== v15 ==
// Buzzer
module Buzzer #(parameter isSim = 1,parameter isAHB = 0) (input wire clk,rst_n,
              output wire[31:0] BDMAC_RDATA,
              output wire       BDMAC_READYOUT,
              output wire[1:0]  BDMAC_RESP,
              input wire        BDMAC_SEL,
			  input wire        BDMAC_READY,
              input wire[31:0]  BDMAC_ADDR,
              input wire[1:0]   BDMAC_TRANS,
              input wire        BDMAC_WRITE,
              input wire[31:0]  BDMAC_WDATA,
              output wire[31:0] SBDMA_HADDR,
              output wire[1:0]  SBDMA_HTRANS,
              output wire       SBDMA_HWRITE,
              input wire[31:0]  SBDMA_HRDATA,
              input wire        SBDMA_HREADY,
              output wire[31:0] BBDMA_HADDR,
              output wire[1:0]  BBDMA_HTRANS,
              output wire       BBDMA_HWRITE,
              input wire[31:0]  BBDMA_HRDATA,
              input wire        BBDMA_HREADY,
              output wire PWM);
clock: 2.96 ns
lec_check: 0
cap_margin: 20
core_margin: 2
core_utilization: 66
cts_cluster_size: 42
setup_slack_margin: 0.88
slew_margin: 20
run.sh (not shown) runs the stock make flow with config.mk's settings and CLKGATE_MAP_FILE=.
v15 did not finish: a tool error stopped it during global routing.
Changes in v26 relative to v15:
- CORE_UTILIZATION changed from 66 to 56
- CTS_CLUSTER_SIZE removed (was 42)
- SETUP_SLACK_MARGIN removed (was 0.88)
- the clock period (ns, I/O delays scaled along) changed from 2.96 to 4.42
[summary]
- Both conditions hold for v26: the flow ran to the end and the final layout passed the timing, DRC and antenna checks.
- v26 ended up with a lower floorplan utilization than v15 did.
- Delta (v26 minus v15): die area now sits higher; total cell area at the placement stage now sits lower; placed cell count now sits lower; HPWL after detailed placement now sits lower; core area now sits higher.
- Taking v15 as the reference, in v26 vertical die dimension higher, total of cells resized after clock tree synthesis lower.
[inputs] v21 vs v26
- putting HOLD_SLACK_MARGIN at -0.09 where nothing was set
- putting CTS_CLUSTER_SIZE at 68 where nothing was set
- swapping 56 for 66 in CORE_UTILIZATION
- swapping 4.42 for 2.97 in the clock period (ns, I/O delays scaled along)
Notes after the runs:
- Of v26 and v21, only v26 finishes the flow clean.
- | clock transition at the registers of the reported paths | v21 vs v26 | ≈ equal |
- Wire length of the first global-routing pass went up by more than a quarter going from v26 to v21.
- The static leakage power of v21 was inferior to that of v26.
[inputs] v25 vs v21
- CORE_UTILIZATION now 58, was 66
- HOLD_SLACK_MARGIN no longer set, was -0.09
- SETUP_SLACK_MARGIN now 1.25, previously not set
- CTS_CLUSTER_SIZE no longer set, was 68
- the clock period (ns, I/O delays scaled along) now 6.61, was 2.97
Results
v25 finished all stages; the layout is clean. Run comparison: v25 launch point of the critical path SoundReg_Sound[5]$_DFFE_PN0P_; v21 launch point of the critical path SoundReg_Sound[9]$_DFFE_PN0P_. Relative to v21, critical path depth has decreased by 4 in v25. Relative to v21, final setup TNS has increased by 6130 ps in v25. Hold slack was higher in v25 than in v21. Type of the worst min-delay path: reg2reg -> v25, in2async -> v21. Looking at time the worst path needs with I/O delays and setup, v25 sits above v21.
> inputs changed (v25 -> v1)
- a deleted SETUP_SLACK_MARGIN that had been 1.25
- a change of CORE_UTILIZATION from 58 to 20
- an added TNS_END_PERCENT of 40
- a change of the clock period (ns, I/O delays scaled along) from 6.61 to 10.0
- v1 ran to completion and came out clean on the timing, DRC and antenna checks.
- v1: end-of-flow core utilization is 44 points lower than what v25 reported.
- Relative to v25, cell area has gone up in v1.
- Worst setup slack before clock tree synthesis: v1 > v25
- Number of well-tap cells placed, v1 and v25: smaller value in v25
- v1 and v25 ended up with nearly the same share of cell area taken by muxes after synthesis.
The following lists how v19 was set up differently from v1:
- removing TNS_END_PERCENT (formerly 40)
- setting CTS_CLUSTER_SIZE to 35 for the first time
- setting HOLD_SLACK_MARGIN to -0.09 for the first time
- changing CORE_UTILIZATION from 20 to 68
- changing the clock period (ns, I/O delays scaled along) from 10.0 to 2.81
Notes after the runs:
Reported for v1 and v19, buffer levels on the longest clock path turned out identical to the last digit.
v1 and v19 ended up with nearly the same number of top-level pins.
Cell resize tally after clock tree synthesis for v19: 197 up relative to v1
Diff v1..v19 | multiplexer share of the synthesized area | unchanged
Against v1, v19 reports a HPWL after detailed placement that is higher.
Reported for v1 and v19, number of H-tree levels turned out identical to the last digit.
Summary of v1 and v19: one run falls short of a clean finish, namely v19.


Buzzer again, from the RTL that the note above started with.
==> flow/config.mk <==
export PLATFORM = sky130hd
export DESIGN_NAME = Buzzer
export DESIGN_NICKNAME = Buzzer
export VERILOG_FILES = /design/flow/design.v
export SDC_FILE = /design/flow/constraint.sdc
export NUM_CORES = 4
export LEC_CHECK = 0
export ABC_AREA = 1
export CAP_MARGIN = 20
export CELL_PAD_IN_SITES_GLOBAL_PLACEMENT = 0
export CORE_MARGIN = 6
export CORE_UTILIZATION = 65
export CTS_CLUSTER_DIAMETER = 349
export CTS_CLUSTER_SIZE = 44
export GPL_TIMING_DRIVEN = 1
export HOLD_SLACK_MARGIN = 0.05
export MAX_ROUTING_LAYER = met4
export SETUP_SLACK_MARGIN = 0.39
export SLEW_MARGIN = 30
==> flow/constraint.sdc <==
create_clock -name core_clock -period 1.33 [get_ports {clk}]
set_input_delay 0.2660 -clock core_clock [delete_from_list [all_inputs] [get_ports {clk}]]
set_output_delay 0.2660 -clock core_clock [all_outputs]
set_load 0.01 [all_outputs]
The starting point aborted during clock tree synthesis, error DPL-0038.
Change:
CORE_MARGIN = 2   (was 6)
CORE_UTILIZATION = 72   (was 65)
CTS_CLUSTER_DIAMETER = default   (was 349)
CTS_CLUSTER_SIZE = 72   (was 44)
PLACE_DENSITY_LB_ADDON = 0.06   (was default)
SETUP_SLACK_MARGIN = default   (was 0.39)
SLEW_MARGIN = 15   (was 30)
clock period = 3.46 ns   (was 1.33 ns; I/O delays follow)
The changed run completed, yet does not pass: negative setup slack.
Area after synthesis is unchanged.
Die area drops by 17%.
Synthesized cell count stays the same.


## pepper
Starting RTL as in the previous note.
Settings: LEC_CHECK=0, ABC_AREA=0, CAP_MARGIN=10, CELL_PAD_IN_SITES_DETAIL_PLACEMENT=1, CELL_PAD_IN_SITES_GLOBAL_PLACEMENT=3, CORE_ASPECT_RATIO=0.55, CORE_MARGIN=7, CORE_UTILIZATION=46, CTS_CLUSTER_DIAMETER=292, CTS_CLUSTER_SIZE=31, GPL_TIMING_DRIVEN=0, MAX_ROUTING_LAYER=met5, PLACE_DENSITY_LB_ADDON=0.0, SETUP_SLACK_MARGIN=1.02, SLEW_MARGIN=5; clock period 7.62 ns.
pepper did not make it past global placement, where a tool error ended it.
Setup changes, pepper to juniper
Settings: CELL_PAD_IN_SITES_GLOBAL_PLACEMENT no longer set, was 3; SLEW_MARGIN now 20, was 5; CAP_MARGIN now 20, was 10; SETUP_SLACK_MARGIN no longer set, was 1.02; GPL_TIMING_DRIVEN no longer set, was 0; CELL_PAD_IN_SITES_DETAIL_PLACEMENT no longer set, was 1; CORE_MARGIN now 2, was 7; CORE_UTILIZATION now 56, was 46; PLACE_DENSITY_LB_ADDON no longer set, was 0.0; MAX_ROUTING_LAYER no longer set, was met5; ABC_AREA no longer set, was 0; CTS_CLUSTER_SIZE no longer set, was 31; CTS_CLUSTER_DIAMETER no longer set, was 292; CORE_ASPECT_RATIO no longer set, was 0.55; the clock period (ns, I/O delays scaled along) now 4.61, was 7.62.
==> comparison <==
- Of pepper and juniper, pepper shows the lower floorplan utilization, with juniper above it.
- [compare] base=pepper new=juniper: x dimension of the die went down; area of the core saw a decrease; post-synthesis chip area from yosys shows no meaningful change.
- Per the final summary, juniper finished and its layout is clean on timing, DRC and antenna.
- The die used by juniper is smaller than the one used by pepper.
Changes in amber relative to juniper:
Settings: CORE_UTILIZATION changed from 56 to 40; the clock period (ns, I/O delays scaled along) changed from 4.61 to 10.0.
### Flow results
Portion of total power attributed to the clock network: juniper and amber compared, lower one is juniper. juniper → amber: total die size grew by 39%, global-route usage shrank by 7.1 points.


Setup of xenon:
Buzzer again, from the RTL that the note above started with.
Settings: LEC_CHECK=0, CAP_MARGIN=20, CELL_PAD_IN_SITES_DETAIL_PLACEMENT=2, CORE_MARGIN=2, CORE_UTILIZATION=61, CTS_CLUSTER_DIAMETER=239, GPL_ROUTABILITY_DRIVEN=1, HOLD_SLACK_MARGIN=0.3, SLEW_MARGIN=20; clock period 4.7 ns.
xenon did not run to completion, as it errored out during detailed placement.
Modified inputs, raven compared to xenon
# xenon
export LEC_CHECK = 0
export CAP_MARGIN = 20
export CELL_PAD_IN_SITES_DETAIL_PLACEMENT = 2
export CORE_MARGIN = 2
export CORE_UTILIZATION = 61
export CTS_CLUSTER_DIAMETER = 239
export GPL_ROUTABILITY_DRIVEN = 1
export HOLD_SLACK_MARGIN = 0.3
export SLEW_MARGIN = 20
create_clock -name core_clock -period 4.7 [get_ports {clk}]
# raven
export LEC_CHECK = 0
export CAP_MARGIN = 20
export CORE_MARGIN = 2
export CORE_UTILIZATION = 70
export CTS_CLUSTER_DIAMETER = 52
export SLEW_MARGIN = 20
export TNS_END_PERCENT = 5
create_clock -name core_clock -period 9.72 [get_ports {clk}]
### Flow results
Both conditions hold for raven: the flow ran to the end and the final layout passed the timing, DRC and antenna checks.
Of xenon and raven, the higher final weighted congestion in routability-driven placement belongs to xenon.
[compare] base=xenon new=raven: share of the core filled by cells before placement rose 9.7 points, die area has decreased.
Compared with xenon, raven shows a lower die span in x.
Going from xenon to raven, the height of the chip was found to have gone down by 12 µm.
In the tables for xenon and raven, number of standard-cell rows in the floorplan reads higher with xenon.
## Diff of input files: ember against raven
# raven
export LEC_CHECK = 0
export CAP_MARGIN = 20
export CORE_MARGIN = 2
export CORE_UTILIZATION = 70
export CTS_CLUSTER_DIAMETER = 52
export SLEW_MARGIN = 20
export TNS_END_PERCENT = 5
create_clock -name core_clock -period 9.72 [get_ports {clk}]
# ember
export LEC_CHECK = 0
export CAP_MARGIN = 20
export CORE_MARGIN = 2
export CORE_UTILIZATION = 40
export SLEW_MARGIN = 20
create_clock -name core_clock -period 4.76 [get_ports {clk}]
[summary]
The minimum hold slack of ember is lower than that of raven.
Compared with raven, ember shows combinational fraction of the cell area lower by 0.99 points.
Area of the chip deteriorates in ember relative to raven.
For area after synthesis, ember and raven come out practically identical.
[compare] base=raven new=ember: sequential share of cell area decreased by 0.73 points relative to the old numbers, number of nets in the layout increased by 12 relative to the old numbers.
Against raven, ember reports a placeable core region that is higher.
Between raven and ember, the flow reports power density over cell area increasing by more than half.
Diff raven -> ember: instance count on the critical path now larger; highest fanout seen on the critical path now larger; area taken by flip-flops and latches comparable.
Inputs modified between ember and yarrow:
# ember
export LEC_CHECK = 0
export CAP_MARGIN = 20
export CORE_MARGIN = 2
export CORE_UTILIZATION = 40
export SLEW_MARGIN = 20
create_clock -name core_clock -period 4.76 [get_ports {clk}]
# yarrow
export LEC_CHECK = 0
export ABC_AREA = 1
export CAP_MARGIN = 20
export CORE_MARGIN = 2
export CORE_UTILIZATION = 67
export CTS_CLUSTER_SIZE = 99
export PLACE_DENSITY = 0.43
export SLEW_MARGIN = 20
create_clock -name core_clock -period 3.04 [get_ports {clk}]
==> comparison <==
- What the final checks of yarrow revealed, after a flow that finished every stage, was a layout that fails on negative setup slack.
- Worst setup margin was higher in the run labelled ember.
- yarrow -> ember: critical path depth delta 0, exact match
- yarrow: post-synthesis mux area share 7.4 points below ember
- The insertion delay at the late pin of the worst-skew pair reported for yarrow is smaller than that of ember by 30 ps.
- Of ember and yarrow, yarrow shows the lower data required time at the worst endpoint, with ember above it.
- Compared with ember, in yarrow final cell area excluding filler cells rose by 0.87%, sequential cell area share fell by 0.31 points, layout-stage area growth over the synthesis result fell by 0.28 points.
Power and IR drop assume default switching activity.
